==> inputs of v6 <==
// mac_16bit
module mac_16bit(out_rounded,md,mr,clk,rst);
output reg [26:0] out_rounded;
input [15:0] md,mr;               
input clk,rst;
reg [15:0] MD,MR;
reg [39:0] acc;
wire [39:0] mult_out;
wire [17:0] PP0,PP1,PP2,PP3,PP4,PP5,PP6,PP7,PP8;
reg [31:0] PP0_reg,PP1_reg,PP2_reg,PP3_reg,PP4_reg,PP5_reg,PP6_reg,PP7_reg,PP8_reg;
wire [31:0] PP0_FULL,PP1_FULL,PP2_FULL,PP3_FULL,PP4_FULL,PP5_FULL,PP6_FULL,PP7_FULL,PP8_FULL;
wire [7:0] neg;
wire [31:0] sum0,carry0,sum1,carry1,sum2,carry2,sum3,carry3,sum4,carry4,sum5,carry5,sum6,carry6;
wire [39:0] new_acc;
reg [2:0] setup_count;
reg setup_completed;
reg [8:0] count;
generatePartialProducts PP(.PP0(PP0),.PP1(PP1),.PP2(PP2),.PP3(PP3),.PP4(PP4),.PP5(PP5),.PP6(PP6),.PP7(PP7),.PP8(PP8),.neg(neg),.MD(MD),.MR(MR));
genvar i;
assign PP0_FULL[16:0] = PP0;
for(i=31; i>16; i=i-1) begin
  assign PP0_FULL[i] = PP0_FULL[16];
end
assign PP1_FULL[18:2] = PP1;
for(i=31; i>18; i=i-1) begin
  assign PP1_FULL[i] = PP1_FULL[18];
end
assign PP1_FULL[1] = 1'b0;
assign PP1_FULL[0] = neg[0];
assign PP2_FULL[20:4] = PP2;
for(i=31; i>20; i=i-1) begin
  assign PP2_FULL[i] = PP2_FULL[20];
end
assign PP2_FULL[3] = 1'b0;
assign PP2_FULL[2] = neg[1];
for(i=0; i<2; i=i+1) begin
  assign PP2_FULL[i] = 1'b0;
end
assign PP3_FULL[22:6] = PP3;
for(i=31; i>22; i=i-1) begin
  assign PP3_FULL[i] = PP3_FULL[22];
end
assign PP3_FULL[5] = 1'b0;
assign PP3_FULL[4] = neg[2];
for(i=0; i<4; i=i+1) begin
  assign PP3_FULL[i] = 1'b0;
end
assign PP4_FULL[24:8] = PP4;
for(i=31; i>24; i=i-1) begin
  assign PP4_FULL[i] = PP4_FULL[24];
end
assign PP4_FULL[7] = 1'b0;
assign PP4_FULL[6] = neg[3];
for(i=0; i<6; i=i+1) begin
  assign PP4_FULL[i] = 1'b0;
end
assign PP5_FULL[26:10] = PP5;
for(i=31; i>26; i=i-1) begin
  assign PP5_FULL[i] = PP5_FULL[26];
end
assign PP5_FULL[9] = 1'b0;
assign PP5_FULL[8] = neg[4];
for(i=0; i<8; i=i+1) begin
  assign PP5_FULL[i] = 1'b0;
end
assign PP6_FULL[28:12] = PP6;
for(i=31; i>28; i=i-1) begin
  assign PP6_FULL[i] = PP6_FULL[28];
end
assign PP6_FULL[11] = 1'b0;
  ...
clock: 4.88 ns
lec_check: 0
abc_area: 1
cap_margin: 20
cell_pad_in_sites_global_placement: 0
core_aspect_ratio: 0.91
core_margin: 2
core_utilization: 72
cts_cluster_diameter: 215
gpl_routability_driven: 0
min_routing_layer: met1
place_density_lb_addon: 0.01
setup_slack_margin: -0.36
slew_margin: 20
tns_end_percent: 70
run.sh (not shown) runs the stock make flow with config.mk's settings and CLKGATE_MAP_FILE=.
==> inputs of v24, as changes to v6 <==
Settings changed: ABC_AREA 1 to default, CAP_MARGIN 20 to 40, CELL_PAD_IN_SITES_GLOBAL_PLACEMENT 0 to default, CORE_ASPECT_RATIO 0.91 to default, CTS_CLUSTER_DIAMETER 215 to 260, CTS_CLUSTER_SIZE from default to 15, GPL_ROUTABILITY_DRIVEN 0 to default, MIN_ROUTING_LAYER met1 to default, PLACE_DENSITY_LB_ADDON 0.01 to 0.15, SETUP_SLACK_MARGIN -0.36 to 0.99, TNS_END_PERCENT 70 to default.
==> flow/constraint.sdc (replaced) <==
create_clock -name core_clock -period 3.45 [get_ports {clk}]
set_input_delay 0.6900 -clock core_clock [delete_from_list [all_inputs] [get_ports {clk}]]
set_output_delay 0.6900 -clock core_clock [all_outputs]
set_load 0.01 [all_outputs]
==> comparison <==
v24 ran to the end with violations: negative setup slack. v6 completed and failed the layout checks on negative setup slack.
Sequential cell count is the same in v24 and v6.
In v24 the die area is higher than in v6, by about 2%.
In first-iteration DRC count, v24 is at 2.5 times the value of v6.
Register-to-register slack: v24 is worse than v6 (3.9 ns).
In v6 the clock skew is lower than in v24, by 0.034 ns.
Via count: v24 is higher than v6 (about 20%).
Sequential share of layout area: v24 is lower than v6 (0.63 points).
Between v6 and v24, the lower fmax is in v24 (gap about 40%, measured against v24).
Critical path depth: v6 is higher than v24 (1).
Of v24 and v6, v24 has the higher non-clock buffer count (gap 79).
==> figures <==
	v24	v6
Via count	22700	18700
Area added between synthesis and finish	23.1%	21.4%
Pin count of the biggest net entering global routing	97	168
CORE AREA	27800 um2	27400 um2
Worst Path Required	3.91 ns	5.33 ns
Final std cell area, no fill	25100 um2	24200 um2
Synth Cell Area	20400 um2	19900 um2
Result of the run	complete, but fails checks	complete, but fails checks
Reasons for failing layout checks	negative setup slack	negative setup slack
Count of warning messages emitted by the tools	77	78
Synth Instances	2446	2499
Wirelength, routed	88.0 mm	60.7 mm
Die height	172 um	163 um
Count of cells along the worst register-to-register path	28	29
Synthesized chip area reported by yosys	20400 um2	19900 um2
Actual transition at the worst max-transition pin	1.06 ns	1.07 ns
Number of clock buffers in the layout	23	38
Combinational gate area	14700 um2	14000 um2
Register Area	5160 um2	5130 um2
Worst Hold Endpoint	PP4_reg[19]	setup_count[2]
